==> inputs of 08-16 <==
==> flow/design.v <==
`timescale 1ns / 1ps
module CompareAndShift32Bit (
    input [7:0] exp_a,
    input [7:0] exp_b,
    input [23:0] man_a,
    input [23:0] man_b,
    output reg [23:0] al_man_a,
    output reg [23:0] al_man_b,
    output reg [7:0] shift
);
    always @(*) begin
        if (exp_a > exp_b) begin
            shift = exp_a - exp_b;
            al_man_a = man_a;
            al_man_b = man_b >> shift;
        end else begin
            shift = exp_b - exp_a;
            al_man_a = man_a >> shift;
            al_man_b = man_b;
        end
    end
endmodule
`timescale 1ns / 1ps
module Addition32Bit (
    input sign_a,
    input sign_b,
    input [23:0] a,b,
    output reg [24:0] res,
    output reg sign_res
    );
    always @(*) begin
        if (sign_a == sign_b) begin
            sign_res = sign_a;   
            res = a+b;
        end
        else if (a >= b) begin
            res = a - b;
            sign_res = sign_a;
        end
        else begin
            res = b - a;
            sign_res = sign_b;
        end
    end
endmodule	
`timescale 1ns / 1ps
module Normalization32Bit (
    input [24:0] res,
    input [7:0] exp_base,
    output reg [23:0] man_res,
    output reg [7:0] exp_res,
    output reg overflow
);
    reg [24:0] normalized_result;
    integer i;
    always @(*) begin
        normalized_result = res;
        exp_res = exp_base;
        if (normalized_result[24]) begin
            normalized_result = normalized_result >> 1;
            exp_res = exp_base + 1;
        end else begin
            for (i = 0; i < 24; i = i + 1) begin
                if (normalized_result[23] == 0 && exp_res > 0) begin
                    normalized_result = normalized_result << 1;
                    exp_res = exp_res - 1;
                end
            end
            if (normalized_result == 25'b0)
                exp_res = 8'b0;
        end
        man_res = normalized_result[23:0];
        overflow = (exp_res >= 8'b11111111);
    end
endmodule
`timescale 1ns / 1ps
module adder_32bit(
    input clk,
    input rst,
    input [31:0] i_a,
    input [31:0] i_b,
    input i_vld,
    output reg [31:0] o_res,
    output reg o_res_vld,
    output reg overflow
);
wire [7:0] shift;
wire [23:0] al_man_a, al_man_b;
wire sign_a, sign_b, sign_res;
wire [7:0] exp_a, exp_b, exp_res;
wire [23:0] man_a, man_b, man_res;
wire [24:0] res;
wire operation_overflow;
assign sign_a = i_a[31];
assign sign_b = i_b[31];
assign exp_a = i_a[30:23];
assign exp_b = i_b[30:23];
assign man_a = (exp_a == 8'b0) ? {1'b0, i_a[22:0]} : {1'b1, i_a[22:0]};  
assign man_b = (exp_b == 8'b0) ? {1'b0, i_b[22:0]} : {1'b1, i_b[22:0]};
wire is_nan_a = ((exp_a == 8'b11111111) && (man_a[22:0] != 0));  
wire is_nan_b = ((exp_b == 8'b11111111) && (man_b[22:0] != 0));
wire is_inf_a = ((exp_a == 8'b11111111) && (man_a[22:0] == 0));
wire is_inf_b = ((exp_b == 8'b11111111) && (man_b[22:0] == 0));
wire is_zero_a = ((i_a[30:0] == 0));  
wire is_zero_b = ((i_b[30:0] == 0));
CompareAndShift32Bit u_CompareAndShift32Bit (
    .exp_a(exp_a),           
    .exp_b(exp_b),           
    .man_a(man_a),           
    .man_b(man_b),           
    .al_man_a(al_man_a),     
    .al_man_b(al_man_b),     
    .shift(shift)            
);
Addition32Bit u_Addition32Bit (
    .sign_a(sign_a),         
    .sign_b(sign_b),         
    .a(al_man_a),            
    .b(al_man_b),            
    .res(res),               
    .sign_res(sign_res)      
);
Normalization32Bit u_Normalization32Bit (
    .res(res),                                   
    .exp_base((exp_a > exp_b) ? exp_a : exp_b),  
    .man_res(man_res),                           
    .exp_res(exp_res),                           
    .overflow(operation_overflow)                
);
always @(posedge clk or posedge rst) begin
    if (rst) begin
        o_res <= 32'b0;
        o_res_vld <= 1'b0;
        overflow <= 1'b0;
    end else if (i_vld) begin
        if (is_nan_a || is_nan_b || (is_inf_a && is_inf_b && (sign_a != sign_b))) begin
            o_res <= 32'h7FC00000;  
            overflow <= 1'b1;
        end 
        else if (is_inf_a || is_inf_b) begin
            o_res <= is_inf_a ? i_a : i_b;  
            overflow <= 1'b1;
        end 
        else if (is_zero_a && is_zero_b) begin
            o_res <= 32'b0;  
            overflow <= 1'b0;
        end 
        else begin
        o_res <= {sign_res, exp_res, man_res[22:0]};
        o_res_vld <= 1'b1;
        overflow <= operation_overflow;
        end
        o_res_vld <= 1'b1;
    end else begin
        o_res_vld <= 1'b0;
    end
end
endmodule
==> flow/run.sh <==
#!/bin/bash
# the make line also repeats each setting of config.mk as NAME=value (left out here)
make -C /OpenROAD-flow-scripts/flow DESIGN_CONFIG=/design/flow/config.mk WORK_HOME=/design/flow/orfs CLKGATE_MAP_FILE= finish
==> flow/config.mk <==
export PLATFORM = sky130hd
export DESIGN_NAME = adder_32bit
export DESIGN_NICKNAME = adder_32bit
export VERILOG_FILES = /design/flow/design.v
export SDC_FILE = /design/flow/constraint.sdc
export NUM_CORES = 4
export LEC_CHECK = 0
export CAP_MARGIN = 0
export CELL_PAD_IN_SITES_GLOBAL_PLACEMENT = 0
export CORE_ASPECT_RATIO = 0.92
export CORE_MARGIN = 2
export CORE_UTILIZATION = 71
export CTS_CLUSTER_DIAMETER = 355
export CTS_CLUSTER_SIZE = 34
export GPL_ROUTABILITY_DRIVEN = 0
export HOLD_SLACK_MARGIN = -0.09
export MIN_ROUTING_LAYER = met1
export PLACE_DENSITY = 0.65
export SLEW_MARGIN = 15
==> flow/constraint.sdc <==
create_clock -name core_clock -period 54.5 [get_ports {clk}]
set_input_delay 10.9000 -clock core_clock [delete_from_list [all_inputs] [get_ports {clk}]]
set_output_delay 10.9000 -clock core_clock [all_outputs]
set_load 0.01 [all_outputs]
==> 10-07 (differences from 08-16) <==
- CAP_MARGIN: 0 -> 20
- CELL_PAD_IN_SITES_GLOBAL_PLACEMENT: 0 -> unset
- CORE_ASPECT_RATIO: 0.92 -> unset
- CORE_UTILIZATION: 71 -> 40
- CTS_CLUSTER_DIAMETER: 355 -> unset
- CTS_CLUSTER_SIZE: 34 -> unset
- GPL_ROUTABILITY_DRIVEN: 0 -> unset
- HOLD_SLACK_MARGIN: -0.09 -> unset
- MIN_ROUTING_LAYER: met1 -> unset
- PLACE_DENSITY: 0.65 -> unset
- SLEW_MARGIN: 15 -> 20
==> flow/constraint.sdc (replaced) <==
create_clock -name core_clock -period 40.0 [get_ports {clk}]
set_input_delay 8.0000 -clock core_clock [delete_from_list [all_inputs] [get_ports {clk}]]
set_output_delay 8.0000 -clock core_clock [all_outputs]
set_load 0.01 [all_outputs]
==> 12-14 (differences from 08-16) <==
- CELL_PAD_IN_SITES_GLOBAL_PLACEMENT: 0 -> unset
- CORE_ASPECT_RATIO: 0.92 -> unset
- CORE_UTILIZATION: 71 -> 70
- CTS_CLUSTER_DIAMETER: 355 -> unset
- CTS_CLUSTER_SIZE: 34 -> 41
- GPL_ROUTABILITY_DRIVEN: 0 -> unset
- HOLD_SLACK_MARGIN: -0.09 -> unset
- MAX_ROUTING_LAYER: unset -> met4
- MIN_ROUTING_LAYER: met1 -> unset
- PLACE_DENSITY: 0.65 -> unset
- SETUP_SLACK_MARGIN: unset -> 4.67
- SLEW_MARGIN: 15 -> 20
==> flow/constraint.sdc (replaced) <==
create_clock -name core_clock -period 38.0 [get_ports {clk}]
set_input_delay 7.6000 -clock core_clock [delete_from_list [all_inputs] [get_ports {clk}]]
set_output_delay 7.6000 -clock core_clock [all_outputs]
set_load 0.01 [all_outputs]
==> flow_summary_export.csv <==
group,metric,value,unit
die,fp_util,71.8,%
outcome,status,"complete, no violations",
worst_setup_path,crit_cells,181,
die,design.core.area,0.0331,sq mm
cts,cts-resized-gates,1,
the above is filed under 08-16

==> flow_summary_export.csv <==
group,metric,value,unit
outcome,status,"aborted with a tool error",
outcome,stop_stage,"global routing (5_1_grt)",
outcome,error_line,"[ERROR GRT-0232] Routing congestion too high. Check the congestion heatmap in the GUI.",
die,design.core.area,0.0334,sq mm
die,fp_util,71.0,%
die,ios,101,
cts,cts-resized-gates,302,
the above is filed under 12-14

==> flow_summary_export.csv <==
group,metric,value,unit
cts,cts-resized-gates,9,
die,fp_util,40.3,%
worst_setup_path,crit_cells,171,
outcome,status,"complete, no violations",
the above is filed under 10-07


* * *

==> run Z: inputs <==
Starts from the design.v that is shown in full above.
Settings: LEC_CHECK=0, CAP_MARGIN=20, CORE_MARGIN=2, CORE_UTILIZATION=66, CTS_CLUSTER_SIZE=90, HOLD_SLACK_MARGIN=-0.09, SETUP_SLACK_MARGIN=-2.0, SLEW_MARGIN=20; clock period 37.2 ns.
run.sh (not shown) runs the stock make flow with config.mk's settings and CLKGATE_MAP_FILE=.
==> run Y (differences from run Z) <==
Settings changed: ABC_AREA set to 1, CORE_UTILIZATION 66 to 70, CTS_CLUSTER_SIZE 90 to 85, HOLD_SLACK_MARGIN -0.09 to -0.1, MAX_ROUTING_LAYER set to met4, SETUP_SLACK_MARGIN -2.0 to unset.
==> flow/constraint.sdc (replaced) <==
create_clock -name core_clock -period 36.2 [get_ports {clk}]
set_input_delay 7.2400 -clock core_clock [delete_from_list [all_inputs] [get_ports {clk}]]
set_output_delay 7.2400 -clock core_clock [all_outputs]
set_load 0.01 [all_outputs]
==> notes <==
- Run Z completed, yet does not pass: setup timing. Run Y finished clean.
- Clock skew is the same in run Y and run Z.
- Routed wire length: run Z is lower than run Y (about 0.43%).
- In run Z the global-route usage is higher than in run Y, by 2.5 points.
- Against run Z, the worst setup slack of run Y is better by 2800 ps.
- In run Y the die size is higher than in run Z, by about 10%.

* * *

==> inputs of indigo <==
// adder_32bit: RTL as listed in full above, without the edits since
Settings: LEC_CHECK=0, ABC_AREA=1, CAP_MARGIN=20, CORE_MARGIN=2, CORE_UTILIZATION=72, CTS_CLUSTER_DIAMETER=362, CTS_CLUSTER_SIZE=99, SETUP_SLACK_MARGIN=-1.22, SLEW_MARGIN=20; clock period 13.6 ns.
==> sierra: changes against indigo <==
--- a/flow/config.mk
+++ b/flow/config.mk
@@ -8,8 +8,6 @@
 export ABC_AREA = 1
 export CAP_MARGIN = 20
 export CORE_MARGIN = 2
-export CORE_UTILIZATION = 72
-export CTS_CLUSTER_DIAMETER = 362
-export CTS_CLUSTER_SIZE = 99
-export SETUP_SLACK_MARGIN = -1.22
+export CORE_UTILIZATION = 61
 export SLEW_MARGIN = 20
+export TNS_END_PERCENT = 5
==> flow/constraint.sdc (replaced) <==
create_clock -name core_clock -period 33.1 [get_ports {clk}]
set_input_delay 6.6200 -clock core_clock [delete_from_list [all_inputs] [get_ports {clk}]]
set_output_delay 6.6200 -clock core_clock [all_outputs]
set_load 0.01 [all_outputs]
==> garnet: changes against indigo <==
==> flow/config.mk (replaced) <==
export PLATFORM = sky130hd
export DESIGN_NAME = adder_32bit
export DESIGN_NICKNAME = adder_32bit
export VERILOG_FILES = /design/flow/design.v
export SDC_FILE = /design/flow/constraint.sdc
export NUM_CORES = 4
export LEC_CHECK = 0
export CAP_MARGIN = 20
export CORE_MARGIN = 2
export CORE_UTILIZATION = 40
export SLEW_MARGIN = 20
==> flow/constraint.sdc (replaced) <==
create_clock -name core_clock -period 39.1 [get_ports {clk}]
set_input_delay 7.8200 -clock core_clock [delete_from_list [all_inputs] [get_ports {clk}]]
set_output_delay 7.8200 -clock core_clock [all_outputs]
set_load 0.01 [all_outputs]
==> umber: changes against indigo <==
--- a/flow/config.mk
+++ b/flow/config.mk
@@ -8,8 +8,8 @@
 export ABC_AREA = 1
 export CAP_MARGIN = 20
 export CORE_MARGIN = 2
-export CORE_UTILIZATION = 72
-export CTS_CLUSTER_DIAMETER = 362
-export CTS_CLUSTER_SIZE = 99
-export SETUP_SLACK_MARGIN = -1.22
+export CORE_UTILIZATION = 70
+export CTS_CLUSTER_SIZE = 87
+export HOLD_SLACK_MARGIN = -0.1
+export MAX_ROUTING_LAYER = met4
 export SLEW_MARGIN = 20
==> flow/constraint.sdc (replaced) <==
create_clock -name core_clock -period 36.2 [get_ports {clk}]
set_input_delay 7.2400 -clock core_clock [delete_from_list [all_inputs] [get_ports {clk}]]
set_output_delay 7.2400 -clock core_clock [all_outputs]
set_load 0.01 [all_outputs]
==> results <==
| item | umber | indigo | sierra | garnet |
|---|---|---|---|---|
| Result of the run | timing/DRC/antenna clean | aborted with a tool error | timing/DRC/antenna clean | timing/DRC/antenna clean |
| Stage where the flow stopped | - | detailed placement (3_5_place_dp) | - | - |
| Antenna violations before repair | 1 | - | 0 | 1 |
| Die Width | 204 um | 201 um | 218 um | 248 um |
| Die Y-Extent | 204 um | 201 um | 218 um | 248 um |
| Flip-flops | 34 | - | 34 | 34 |
| Cell count after synthesis | 4,974 | 4,974 | 4,974 | 3,712 |
| Worst-case clock buffer depth | 2 | - | 2 | 2 |
| Placer Congestion | 1.12 | 1.13 | 1.01 | 1.02 |
| Ys cells | 4,974 | 4,974 | 4,974 | 3,712 |
| CTS-repair resized insts | 4 | - | 23 | 4 |
| Worst Hold Depth | 2 | - | 2 | 2 |
| Post-route insts no fill | 5,575 | - | 5,781 | 4,638 |
| Uppermost routed layer | met4 | - | met4 | met5 |
| Critical-path top delay cell | clkdlybuf4s50_1 | - | ha_1 | a2111o_1 |
| Delay contributed by the slowest stage of the critical path | 0.51 ns | - | 0.61 ns | 0.48 ns |
| Mux share | 0.323% | 0.323% | 0.323% | 18.1% |
